== build 54 ==
Design life16, start of the top module:
module life16(
    input clk,
    input load,
    input [255:0] data,
    output reg [255:0] q);
==> flow/config.mk <==
export PLATFORM = sky130hd
export DESIGN_NAME = life16
export DESIGN_NICKNAME = life16
export VERILOG_FILES = /design/flow/design.v
export SDC_FILE = /design/flow/constraint.sdc
export NUM_CORES = 4
export LEC_CHECK = 0
export CAP_MARGIN = 15
export CORE_MARGIN = 2
export CORE_UTILIZATION = 70
export CTS_CLUSTER_SIZE = 24
export HOLD_SLACK_MARGIN = -0.09
export MAX_ROUTING_LAYER = met4
export SLEW_MARGIN = 20
==> flow/constraint.sdc <==
create_clock -name core_clock -period 3.75 [get_ports {clk}]
set_input_delay 0.7500 -clock core_clock [delete_from_list [all_inputs] [get_ports {clk}]]
set_output_delay 0.7500 -clock core_clock [all_outputs]
set_load 0.01 [all_outputs]
run.sh (not shown) runs the stock make flow with config.mk's settings and CLKGATE_MAP_FILE=.
Nothing crashed in build 54 and all stages finished; the problem is that the final layout failed, the offending checks being setup timing.
Here is what was changed in the inputs of build 29 compared with build 54.
Settings: CAP_MARGIN now 20, was 15; MAX_ROUTING_LAYER no longer set, was met4; CORE_UTILIZATION now 40, was 70; CTS_CLUSTER_SIZE no longer set, was 24; HOLD_SLACK_MARGIN no longer set, was -0.09; the clock period (ns, I/O delays scaled along) now 4.43, was 3.75.
Notes after the runs:
- Build 29 completed end to end with timing, DRC and antenna clean.
- Largest net degree at the start of global routing, build 29 vs build 54: down slightly
Relative to build 29, the following input files were edited for build 84:
Settings: CORE_UTILIZATION now 72, was 40; SETUP_SLACK_MARGIN now 0.83, previously not set; PLACE_DENSITY_LB_ADDON now 0.0, previously not set; the clock period (ns, I/O delays scaled along) now 2.8, was 4.43.
## What came out
Build 84 never completed; the flow aborted with a tool error in clock tree synthesis (4_1_cts). Summary of build 84 over build 29: share of synthesized cell area in full adder, half adder and majority cells ~0 delta, pre-placement core utilization saw an increase, die area fell by about 44%. Comparing build 84 against build 29, there is no change at all in post-synth tally of flip-flops with integrated enable. Last weighted congestion value of the routability-driven placer: build 84 vs build 29 up 0.10.
#### Input delta (build 1 over build 84)
Settings: CORE_UTILIZATION changed from 72 to 47; PLACE_DENSITY_LB_ADDON removed (was 0.0); SETUP_SLACK_MARGIN removed (was 0.83); the clock period (ns, I/O delays scaled along) changed from 2.8 to 4.43.
==> comparison <==
- Build 1 completed every stage of the flow, and the final layout passed the timing, DRC and antenna checks.
- Comparing build 84 against build 1, there is no change at all in synthesized cell count.
- The yosys cell count of build 1 and that of build 84 are within noise of each other.
- ~same boundary pin count in build 84 and build 1
- For the pre-CTS setup slack, build 1 came in 1.64 ns higher than build 84 did.
- In build 1 relative to build 84, number of rows created at floorplan had gone up by more than 10%.
- Build 1 vs. build 84: post-synthesis mux area share neither gained nor lost much, die area picked up an extra about 50%.
- Against build 84, build 1 comes in about 11% lower on total placed instance area.
- Diff build 1..build 84 | per-instance average area after synthesis | unchanged
Changes in build 37 relative to build 1:
Settings: putting CTS_CLUSTER_SIZE at 36 where nothing was set; swapping 47 for 70 in CORE_UTILIZATION; putting SETUP_SLACK_MARGIN at 1.06 where nothing was set; putting CTS_CLUSTER_DIAMETER at 28 where nothing was set; swapping 4.43 for 3.78 in the clock period (ns, I/O delays scaled along).
## What came out
- Build 37: aborted in global routing (5_1_grt) (tool error)
- Build 37 does better than build 1 on placeable core region.
- Build 1 has a higher cell row count than build 37.
- Per the comparison of build 37 with build 1, H-tree depth reported by CTS up 1; height of the die down about 18%.
- Sort build 1 and build 37 by number of setup buffers added after CTS, descending, and build 37 comes first.
- | sum of net half-perimeters after detailed placement | build 37 vs build 1 | ≈ equal |
- In build 37 relative to build 1, die size had gone down by more than a quarter.
What build 83 does differently from build 37 at the input level:
Settings: clearing CTS_CLUSTER_SIZE, which used to be 36; swapping 70 for 67 in CORE_UTILIZATION; putting HOLD_SLACK_MARGIN at -0.09 where nothing was set; clearing SETUP_SLACK_MARGIN, which used to be 1.06; clearing CTS_CLUSTER_DIAMETER, which used to be 28; swapping 3.78 for 4.07 in the clock period (ns, I/O delays scaled along).
## What came out
- Build 83 went all the way through synthesis, placement and routing and the layout is clean on timing, DRC and antenna.
- Post-CTS resize count was lower in the run labelled build 83.
- Maximum level of the CTS H-tree (build 83 over build 37): decrease, 1
- In the tables for build 83 and build 37, global placement routability congestion reads higher with build 37.
- The die of build 83 is larger than the one used in build 37.
- Build 83 vs build 37 — CTS buffer count dropped 66%.
- [compare] base=build 37 new=build 83: detailed-placement wirelength estimate went down, synthesized cell count about even.


life16 again, from the RTL that the note above started with.
Design life16, start of the top module:
module life16(
    input clk,
    input load,
    input [255:0] data,
    output reg [255:0] q);
Settings: LEC_CHECK=0, ABC_AREA=1, CAP_MARGIN=10, CORE_ASPECT_RATIO=1.34, CORE_MARGIN=2, CORE_UTILIZATION=72, CTS_CLUSTER_SIZE=99, SETUP_SLACK_MARGIN=0.21, SLEW_MARGIN=20; clock period 2.52 ns.
The starting point failed in global routing on GRT-0232.
Change:
- ABC_AREA: 1 -> not set
- CAP_MARGIN: 10 -> 20
- CORE_ASPECT_RATIO: 1.34 -> not set
- CORE_UTILIZATION: 72 -> 70
- CTS_CLUSTER_SIZE: 99 -> 24
- HOLD_SLACK_MARGIN: not set -> -0.09
- SETUP_SLACK_MARGIN: 0.21 -> not set
- clock period: 2.52 -> 3.85 ns (I/O delays scaled with it)
=> With this change the flow ran to the end with violations: setup timing. Die size came out lower by about 0.8%. Synthesized area decreases by 3.5%. Synthesized cell count decreases by about 20%.
Change:
- CORE_UTILIZATION: 70 -> 59
- CTS_CLUSTER_SIZE: 24 -> not set
- HOLD_SLACK_MARGIN: -0.09 -> not set
- clock period: 3.85 -> 2.52 ns (I/O delays scaled with it)
=> The changed run ran to the end with violations: setup timing; die area rose by 18%; via count rises by about 1.1%; synthesized area is unchanged.
Change:
- CAP_MARGIN: 20 -> 10
- CORE_UTILIZATION: 59 -> 72
- SETUP_SLACK_MARGIN: not set -> 0.21
With this change the flow never finished: it broke off in clock tree synthesis.
Area after synthesis does not change.
Die size falls by about a fifth.
Synthesized cell count stays the same.


## nickel
The RTL this note starts from:
==> flow/design.v <==
module life16(
    input clk,
    input load,
    input [255:0] data,
    output reg [255:0] q);
reg [3:0] sum;    
always @(posedge clk) begin
    if (load) begin q <= data; end
    else begin
        for (integer count = 0 ; count < 256 ; count++) begin
        if (count == 0) begin
            sum = q[1] + q[15] + q[16] + q[17] + q[31] + q[240] + q[241] +  q[255]; 
        end else if (count == 15) begin
            sum = q[14] + q[16] + q[0] + q[31] + q[240] + q[254] + q[30]  + q[255];
        end else if (count == 240) begin
            sum = q[0] + q[1] + q[15] + q[239] + q[241] + q[224] + q[225] + q[255];
        end else if (count == 255) begin
            sum = q[0] + q[14] +  q[15] + q[224] + q[238] + q[240] + q[239] + q[254];
        end else if (count > 0 && count < 15) begin
            sum = q[count -1] + q[count +1] + q[count +16] + q[count +15] + q[count +17] + q[count + 240] + q[count +239] + q[count +241];
        end else if (count % 16 == 0) begin 
            sum = q[count -1] + q[count +1] + q[count +15] + q[count +16] + q[count +17] + q[count -15] + q[count -16] + q[count +31];
        end else if (count % 16 == 15)  begin
            sum = q[count -1] + q[count +1] + q[count +15] + q[count -15]  + q[count +16] + q[count -16] + q[count -17]  + q[count -31];
        end else if (count > 240 && count < 255) begin
            sum = q[count -1] + q[count +1] + q[count - 15] + q[count - 16] + q[count - 17] + q[count - 240] + q[count - 241] + q[count - 239];
        end else begin
            sum = q[count -1] + q[count +1] + q[count -15] + q[count -16]  + q[count -17] + q[count +15] + q[count +16] + q[count +17];
        end
        if ((sum == 0 || sum == 1) || (sum >= 4)) begin
         	q[count] <= 0;
    	end else if (sum == 3) begin
         	q[count] <= 1;
    	end
    end
    end
end
endmodule
clock: 2.15 ns
lec_check: 0
cap_margin: 20
core_margin: 2
core_utilization: 72
setup_slack_margin: -0.2
slew_margin: 20
FAIL nickel @ 4_1_cts: tool exited with error
> inputs changed (nickel -> zinc)
--- a/flow/config.mk
+++ b/flow/config.mk
@@ -8,5 +8,7 @@
 export CAP_MARGIN = 20
 export CORE_MARGIN = 2
-export CORE_UTILIZATION = 72
-export SETUP_SLACK_MARGIN = -0.2
+export CORE_UTILIZATION = 66
+export CTS_CLUSTER_SIZE = 98
+export PLACE_DENSITY = 0.37
 export SLEW_MARGIN = 20
+export TNS_END_PERCENT = 10
==> flow/constraint.sdc <==
create_clock -name core_clock -period 3.05 [get_ports {clk}]
set_input_delay 0.6100 -clock core_clock [delete_from_list [all_inputs] [get_ports {clk}]]
set_output_delay 0.6100 -clock core_clock [all_outputs]
set_load 0.01 [all_outputs]
Results
No crash in zinc: every stage finished, but the layout fails its final checks due to setup timing. zinc against nickel; routability congestion estimate from global placement is down by a few percent. Number of enable-type register cells in the synthesized netlist: nickel vs zinc identical. Area inside the core boundary (nickel / zinc): 0.913. Total of flip-flops plus latches after synthesis came out exactly the same in nickel and zinc. When the final numbers for nickel and zinc were put side by side, the worst slack at placement turned out to be greater in zinc. Against nickel, zinc reports a HPWL reported at the end of detailed placement that is lower. [zinc vs nickel] die height: higher in zinc. Of zinc and nickel, it is zinc that has the lower cell area after placement.
### zinc -> sierra
--- a/flow/config.mk
+++ b/flow/config.mk
@@ -6,9 +6,10 @@
 export NUM_CORES = 4
 export LEC_CHECK = 0
-export CAP_MARGIN = 20
+export CAP_MARGIN = 40
 export CORE_MARGIN = 2
-export CORE_UTILIZATION = 66
-export CTS_CLUSTER_SIZE = 98
-export PLACE_DENSITY = 0.37
+export CORE_UTILIZATION = 72
+export CTS_CLUSTER_DIAMETER = 304
+export CTS_CLUSTER_SIZE = 100
+export PLACE_DENSITY = 0.41
 export SLEW_MARGIN = 20
 export TNS_END_PERCENT = 10
==> flow/constraint.sdc <==
create_clock -name core_clock -period 1.85 [get_ports {clk}]
set_input_delay 0.3700 -clock core_clock [delete_from_list [all_inputs] [get_ports {clk}]]
set_output_delay 0.3700 -clock core_clock [all_outputs]
set_load 0.01 [all_outputs]
### Flow results
For sierra, the flow was terminated by a tool error in 4_1_cts and produced no final design. Reported for zinc and sierra, number of placed I/O pins turned out identical to the last digit. Starting density of the core, zinc and sierra, lower one = zinc. Die size, sierra vs zinc: down by a little under 10%. Summary of sierra over zinc: synthesized-area fraction occupied by ao, oa, aoi and oai cells level; core footprint dropped 8.7%.
Input changes introduced in maple (baseline for comparison: sierra):
==> flow/config.mk <==
export PLATFORM = sky130hd
export DESIGN_NAME = life16
export DESIGN_NICKNAME = life16
export VERILOG_FILES = /design/flow/design.v
export SDC_FILE = /design/flow/constraint.sdc
export NUM_CORES = 4
export LEC_CHECK = 0
export CAP_MARGIN = 20
export CORE_MARGIN = 2
export CORE_UTILIZATION = 40
export SLEW_MARGIN = 20
==> flow/constraint.sdc <==
create_clock -name core_clock -period 5.0 [get_ports {clk}]
set_input_delay 1.0000 -clock core_clock [delete_from_list [all_inputs] [get_ports {clk}]]
set_output_delay 1.0000 -clock core_clock [all_outputs]
set_load 0.01 [all_outputs]
### Flow results
- The flow did not stop early for maple: all stages ran, and the layout cleared the timing, DRC and antenna checks.
- Die: maple bigger than sierra
- Higher horizontal die size was reported by maple, not sierra.
- When maple is measured against sierra, its die height turns out 96 um higher.
--- input diff maple..harbor ---
--- a/flow/config.mk
+++ b/flow/config.mk
@@ -6,6 +6,8 @@
 export NUM_CORES = 4
 export LEC_CHECK = 0
+export ABC_AREA = 1
 export CAP_MARGIN = 20
 export CORE_MARGIN = 2
-export CORE_UTILIZATION = 40
+export CORE_UTILIZATION = 70
+export SETUP_SLACK_MARGIN = 0.01
 export SLEW_MARGIN = 20
==> flow/constraint.sdc <==
create_clock -name core_clock -period 2.15 [get_ports {clk}]
set_input_delay 0.4300 -clock core_clock [delete_from_list [all_inputs] [get_ports {clk}]]
set_output_delay 0.4300 -clock core_clock [all_outputs]
set_load 0.01 [all_outputs]
maple and harbor: one clean run, maple; the rest did not finish clean.
Compared with maple, harbor shows aggregate routed wire length higher by about 37%.
harbor against maple: footprint of the multi-input gates grew by 2.8%; number of vias per cell grew by about 19%; met1 track utilization from global routing now sits higher; post-route minimum period now sits higher.
NOTE: critical path depth in harbor exceeds that of maple
